== amber ==
Design alu16_top, start of the top module:
module alu16_top (
    input clk,
    input [5:0] alufn,
    input [15:0] a,
    input [15:0] b,
    output reg [15:0] y
  );
  reg [5:0] alufn_q;
  reg [15:0] a_q;
  reg [15:0] b_q;
  wire [15:0] alu_out;
  alu_3 alu (
    .alufn(alufn_q),
    .a(a_q),
    .b(b_q),
    .alu_output(alu_out)
  );
  always @(posedge clk) begin
    alufn_q <= alufn;
    a_q <= a;
    b_q <= b;
    y <= alu_out;
  end
endmodule
Size: about 1,200 cells after synthesis, about 54 flip-flops, roughly 55 I/O pins, about 9000 sq um of cells after synthesis.
export LEC_CHECK = 0
export CAP_MARGIN = 20
export CORE_MARGIN = 2
export CORE_UTILIZATION = 40
export CTS_CLUSTER_DIAMETER = 377
export CTS_CLUSTER_SIZE = 100
export SLEW_MARGIN = 20
export TNS_END_PERCENT = 10
create_clock -name core_clock -period 6.5 [get_ports {clk}]
run.sh (not shown) runs the stock make flow with config.mk's settings and CLKGATE_MAP_FILE=.
The final layout from amber, which completed every stage, passed the timing, DRC and antenna checks at the end of the flow.
[inputs] willow vs amber
Settings: a change of CTS_CLUSTER_DIAMETER from 377 to 400; a deleted TNS_END_PERCENT that had been 10; a change of CTS_CLUSTER_SIZE from 100 to 99; a change of CORE_UTILIZATION from 40 to 59.
Findings:
Lower total wirelength of the detailed-routed design was reported by willow, not amber.
Compared with amber, willow shows a lower period utilization.
Between amber and willow, the multi-input logic area does not differ in any meaningful way.
From amber to willow the numbers moved as follows: clock-buffer cell count dropped 1, post-layout minimum cycle time dropped 0.073 ns, maximum operating frequency climbed 1.9 MHz, largest stage delay on the critical path climbed 0.03 ns.
Area added between synthesis and finish (higher): amber
diff inputs: willow => lagoon
Settings: CTS_CLUSTER_DIAMETER: 400 -> unset; CORE_UTILIZATION: 59 -> 71; SETUP_SLACK_MARGIN: unset -> 1.57; CTS_CLUSTER_SIZE: 99 -> unset; the clock period (ns, I/O delays scaled along): 6.5 -> 5.31.
Notes after the runs:
lagoon: aborted in global routing (5_1_grt) (tool error). Relative to willow, lagoon degrades HPWL after detailed placement. Between lagoon and willow, post-cts resize count is lower for willow, lagoon comes in above that. Starting utilization of the core area, lagoon and willow: lower on willow. Measured against each other, lagoon and willow differ in die outline height, the higher figure coming from willow. The area reported by Yosys stat was comparable across lagoon and willow.
diff inputs: lagoon => ember
Settings: SETUP_SLACK_MARGIN no longer set, was 1.57; CORE_UTILIZATION now 40, was 71; the clock period (ns, I/O delays scaled along) now 6.5, was 5.31.
### Flow results
The share of synthesized cell area in and-or and or-and compound cells on lagoon is in line with that on ember.
In the flow results for ember and lagoon, the number of post-CTS setup repair buffers is larger on lagoon.
ember: done, clean on timing, DRC and antenna
Of ember and lagoon, the run reporting the higher number of gates given a new drive strength after cts was lagoon.
Setup slack after placement: ember vs lagoon up 0.82 ns
Of ember and lagoon, ember shows the higher placeable core region, with lagoon below it.
[ember] half-perimeter wire length after detailed placement fell 5.4% relative to lagoon
ember vs lagoon, vertical die size went up by about 32%.
Reported for ember and lagoon, deepest clock path buffer count turned out identical to the last digit.
Changes observed in ember relative to lagoon: total die size went up, effective utilization at floorplan went down.
Input-level comparison between raven and ember:
Settings: CORE_UTILIZATION now 65, was 40; the clock period (ns, I/O delays scaled along) now 5.25, was 6.5.
Findings:
When the final numbers for ember and raven were put side by side, the sequential share of layout area turned out to be smaller in raven. Compared to ember, the router laid down more metal wire for raven. raven gives more aggregate global-route resource usage than ember did. Core utilization: raven higher than ember. Compared with ember, in raven layout overhead on the synthesized area has increased; filler cell count in the final layout down 1,403; final cell count now sits lower; final clock period utilization by the worst path increased by 14 points relative to the old numbers. raven finished all stages; however, its layout fails the closing checks, the failures being negative setup slack. raven drops more vias than ember. Comparing worst hold slack for ember and raven, the bigger number came from raven.
The following lists how violet was set up differently from raven:
Settings: SETUP_SLACK_MARGIN now -0.14, previously not set; CORE_UTILIZATION now 68, was 65; the clock period (ns, I/O delays scaled along) now 5.62, was 5.25.
==> results <==
Every stage of violet finished as expected; the final checks, on the other hand, flagged negative setup slack, which means the layout fails.
Share of the cycle needed by the critical path after routing: violet vs raven down 7.6 points
Summary of violet over raven: total of clock buffers placed in the layout higher, first-iteration DRC count lower.
Re number of iterations in the first detailed-routing pass: violet is 2 down on raven.
Final cell area: violet below raven
Side by side, horizontal die dimension turned out lower in violet than in raven.
Comparing violet and raven, the higher maximum frequency was measured on violet.
violet has more setup slack than raven.
raven vs violet, top layer reached by signal wires: met5 vs met4
The run showing the smaller combined buffer and inverter count along the critical path is raven.

Setup of v10:
alu16_top again, from the RTL that the note above started with.
make LEC_CHECK=0 CAP_MARGIN=20 CORE_MARGIN=2 CORE_UTILIZATION=40 SLEW_MARGIN=20 finish   # period 6.35 ns
diff inputs: v10 => v16
- TNS_END_PERCENT: unset -> 5
- PLACE_DENSITY_LB_ADDON: unset -> 0.27
- CORE_UTILIZATION: 40 -> 71
- the clock period (ns, I/O delays scaled along): 6.35 -> 5.31
==> comparison <==
- From v16 to v10, post-synthesis compound-gate area fraction did not move at all.
- Between v16 and v10, the total core area is lower for v16.
- Across v10 and v16, a clean result was obtained everywhere but in v16.
- Delta (v16 minus v10): area after detailed placement increased by 4.3% relative to the old numbers, die area fell by about 43%, pre-CTS setup slack shrank by 0.73 ns.

The RTL this note starts from:
==> flow/design.v <==
module adder16_7 (
    input [5:0] alufn,
    input [15:0] a,
    input [15:0] b,
    output reg [15:0] out,
    output reg z,
    output reg n,
    output reg v
  );
  reg [15:0] sum;
  reg [15:0] xb;
  always @* begin
    xb = b ^ {5'h10{alufn[0+0-:1]}};
    case (alufn[0+1-:2])
      2'h0: begin
        sum = a + b;
      end
      2'h1: begin
        sum = a - b;
      end
      2'h2: begin
        sum = a * b;
      end
      2'h3: begin
        sum = xb + 1'h1;
      end
      default: begin
        sum = a - b;
      end
    endcase
    v = (a[15+0-:1] & xb[15+0-:1] & ~sum[15+0-:1]) | (~a[15+0-:1] & ~xb[15+0-:1] & sum[15+0-:1]);
    n = sum[15+0-:1];
    z = (~|sum);
    out = sum;
  end
endmodule
module boolean16_9 (
    input [5:0] alufn,
    input [15:0] a,
    input [15:0] b,
    output reg [15:0] out
  );
  always @* begin
    case (alufn[0+3-:4])
      4'h8: begin
        out = a & b;
      end
      4'he: begin
        out = a | b;
      end
      4'h6: begin
        out = a ^ b;
      end
      4'ha: begin
        out = a;
      end
      default: begin
        out = 16'h0000;
      end
    endcase
  end
endmodule
module compare16_10 (
    input [5:0] alufn,
    input z,
    input v,
    input n,
    output reg [15:0] out
  );
  always @* begin
    case (alufn[1+1-:2])
      2'h1: begin
        out = z;
      end
      2'h2: begin
        out = n ^ v;
      end
      2'h3: begin
        out = z | (n ^ v);
      end
      default: begin
        out = 1'h0;
      end
    endcase
  end
endmodule
module shifter16_8 (
    input [15:0] a,
    input [15:0] b,
    input [5:0] alufn,
    output reg [15:0] out
  );
  always @* begin
    case (alufn[0+1-:2])
      2'h0: begin
        out = a <<< b[0+4-:5];
      end
      2'h1: begin
        out = a >>> b[0+4-:5];
      end
      2'h3: begin
        out = $signed(a) >>> b[0+4-:5];
      end
      default: begin
        out = 1'h0;
      end
    endcase
  end
endmodule
module alu_3 (
    input [5:0] alufn,
    input [15:0] a,
    input [15:0] b,
    output reg [15:0] alu_output
  );
  wire [16-1:0] M_add_out;
  wire [1-1:0] M_add_z;
  wire [1-1:0] M_add_n;
  wire [1-1:0] M_add_v;
  reg [6-1:0] M_add_alufn;
  reg [16-1:0] M_add_a;
  reg [16-1:0] M_add_b;
  adder16_7 add (
    .alufn(M_add_alufn),
    .a(M_add_a),
    .b(M_add_b),
    .out(M_add_out),
    .z(M_add_z),
    .n(M_add_n),
    .v(M_add_v)
  );
  wire [16-1:0] M_shift_out;
  reg [16-1:0] M_shift_a;
  reg [16-1:0] M_shift_b;
  reg [6-1:0] M_shift_alufn;
  shifter16_8 shift (
    .a(M_shift_a),
    .b(M_shift_b),
    .alufn(M_shift_alufn),
    .out(M_shift_out)
  );
  wire [16-1:0] M_bool_out;
  reg [6-1:0] M_bool_alufn;
  reg [16-1:0] M_bool_a;
  reg [16-1:0] M_bool_b;
  boolean16_9 bool (
    .alufn(M_bool_alufn),
    .a(M_bool_a),
    .b(M_bool_b),
    .out(M_bool_out)
  );
  wire [16-1:0] M_comp_out;
  reg [6-1:0] M_comp_alufn;
  reg [1-1:0] M_comp_z;
  reg [1-1:0] M_comp_v;
  reg [1-1:0] M_comp_n;
  compare16_10 comp (
    .alufn(M_comp_alufn),
    .z(M_comp_z),
    .v(M_comp_v),
    .n(M_comp_n),
    .out(M_comp_out)
  );
  always @* begin
    M_add_a = a;
    M_add_b = b;
    M_add_alufn = alufn;
    if (alufn[5:4] == 2'h3) begin
      M_add_alufn[1:0] = 2'h1;
    end
    M_comp_v = M_add_v;
    M_comp_n = M_add_n;
    M_comp_z = M_add_z;
    M_comp_alufn = alufn;
    M_bool_a = a;
    M_bool_b = b;
    M_bool_alufn = alufn;
    M_shift_a = a;
    M_shift_b = b;
    M_shift_alufn = alufn;
    case (alufn[4+1-:2])
      2'h0: begin
        alu_output = M_add_out;
      end
      2'h1: begin
        alu_output = M_bool_out;
      end
      2'h2: begin
        alu_output = M_shift_out;
      end
      2'h3: begin
        alu_output = M_comp_out;
      end
      default: begin
        alu_output = 16'h0000;
      end
    endcase
  end
endmodule
module alu16_top (
    input clk,
    input [5:0] alufn,
    input [15:0] a,
    input [15:0] b,
    output reg [15:0] y
  );
  reg [5:0] alufn_q;
  reg [15:0] a_q;
  reg [15:0] b_q;
  wire [15:0] alu_out;
  alu_3 alu (
    .alufn(alufn_q),
    .a(a_q),
    .b(b_q),
    .alu_output(alu_out)
  );
  always @(posedge clk) begin
    alufn_q <= alufn;
    a_q <= a;
    b_q <= b;
    y <= alu_out;
  end
endmodule
clock: 6.5 ns
lec_check: 0
abc_area: 1
cap_margin: 20
cell_pad_in_sites_global_placement: 3
core_margin: 2
core_utilization: 32
cts_cluster_diameter: 306
cts_cluster_size: 100
place_density: 0.89
slew_margin: 20
tns_end_percent: 95
Change:
ABC_AREA = unset   (was 1)
CELL_PAD_IN_SITES_GLOBAL_PLACEMENT = unset   (was 3)
CORE_UTILIZATION = 65   (was 32)
CTS_CLUSTER_DIAMETER = unset   (was 306)
CTS_CLUSTER_SIZE = unset   (was 100)
PLACE_DENSITY = unset   (was 0.89)
TNS_END_PERCENT = unset   (was 95)
clock period = 5.31 ns   (was 6.5 ns; I/O delays follow)
The changed run ran to the end with violations: negative setup slack; power goes up by 76%; worst hold slack is better by 51 ps; synthesized cell count goes down by 21%; synthesized area goes down by 8.2%; wire length goes down by 11%; via count goes up by 1.9%; sequential share of layout area goes up by 0.34 points; combinational power goes up by 98%.
Change:
CORE_UTILIZATION = 71   (was 65)
PLACE_DENSITY_LB_ADDON = 0.0   (was unset)
TNS_END_PERCENT = 5   (was unset)
=> This time the run failed in global routing (5_1_grt). Die area went down by 8.2%. Area after synthesis is unchanged. Synthesized cell count is unchanged.
Change:
CORE_UTILIZATION = 72   (was 71)
CTS_CLUSTER_DIAMETER = 400   (was unset)
TNS_END_PERCENT = unset   (was 5)
clock period = 2.43 ns   (was 5.31 ns; I/O delays follow)
Result:
- Now the flow ended with an error in clock tree synthesis (4_1_cts)
- area after synthesis is unchanged
- synthesized cell count stays the same
- die area fell by about 1.3%
Change:
CTS_CLUSTER_DIAMETER = unset   (was 400)
PLACE_DENSITY = 0.76   (was unset)
PLACE_DENSITY_LB_ADDON = unset   (was 0.0)
SETUP_SLACK_MARGIN = -0.14   (was unset)
TNS_END_PERCENT = 5   (was unset)
clock period = 5.62 ns   (was 2.43 ns; I/O delays follow)
After rerunning: With this change the flow did not get past global routing (5_1_grt) with GRT-0232. Die size is unchanged. Synthesized area is unchanged. Synthesized cell count does not change.
Change:
CORE_UTILIZATION = 65   (was 72)
PLACE_DENSITY = unset   (was 0.76)
SETUP_SLACK_MARGIN = unset   (was -0.14)
TNS_END_PERCENT = unset   (was 5)
clock period = 6.35 ns   (was 5.62 ns; I/O delays follow)
With this change the flow finished with timing, DRC and antenna clean. Die size is higher by 10%. Area after synthesis is unchanged. Synthesized cell count is unchanged.
Power figures rest on the tool's default switching activity, not on a simulated workload.
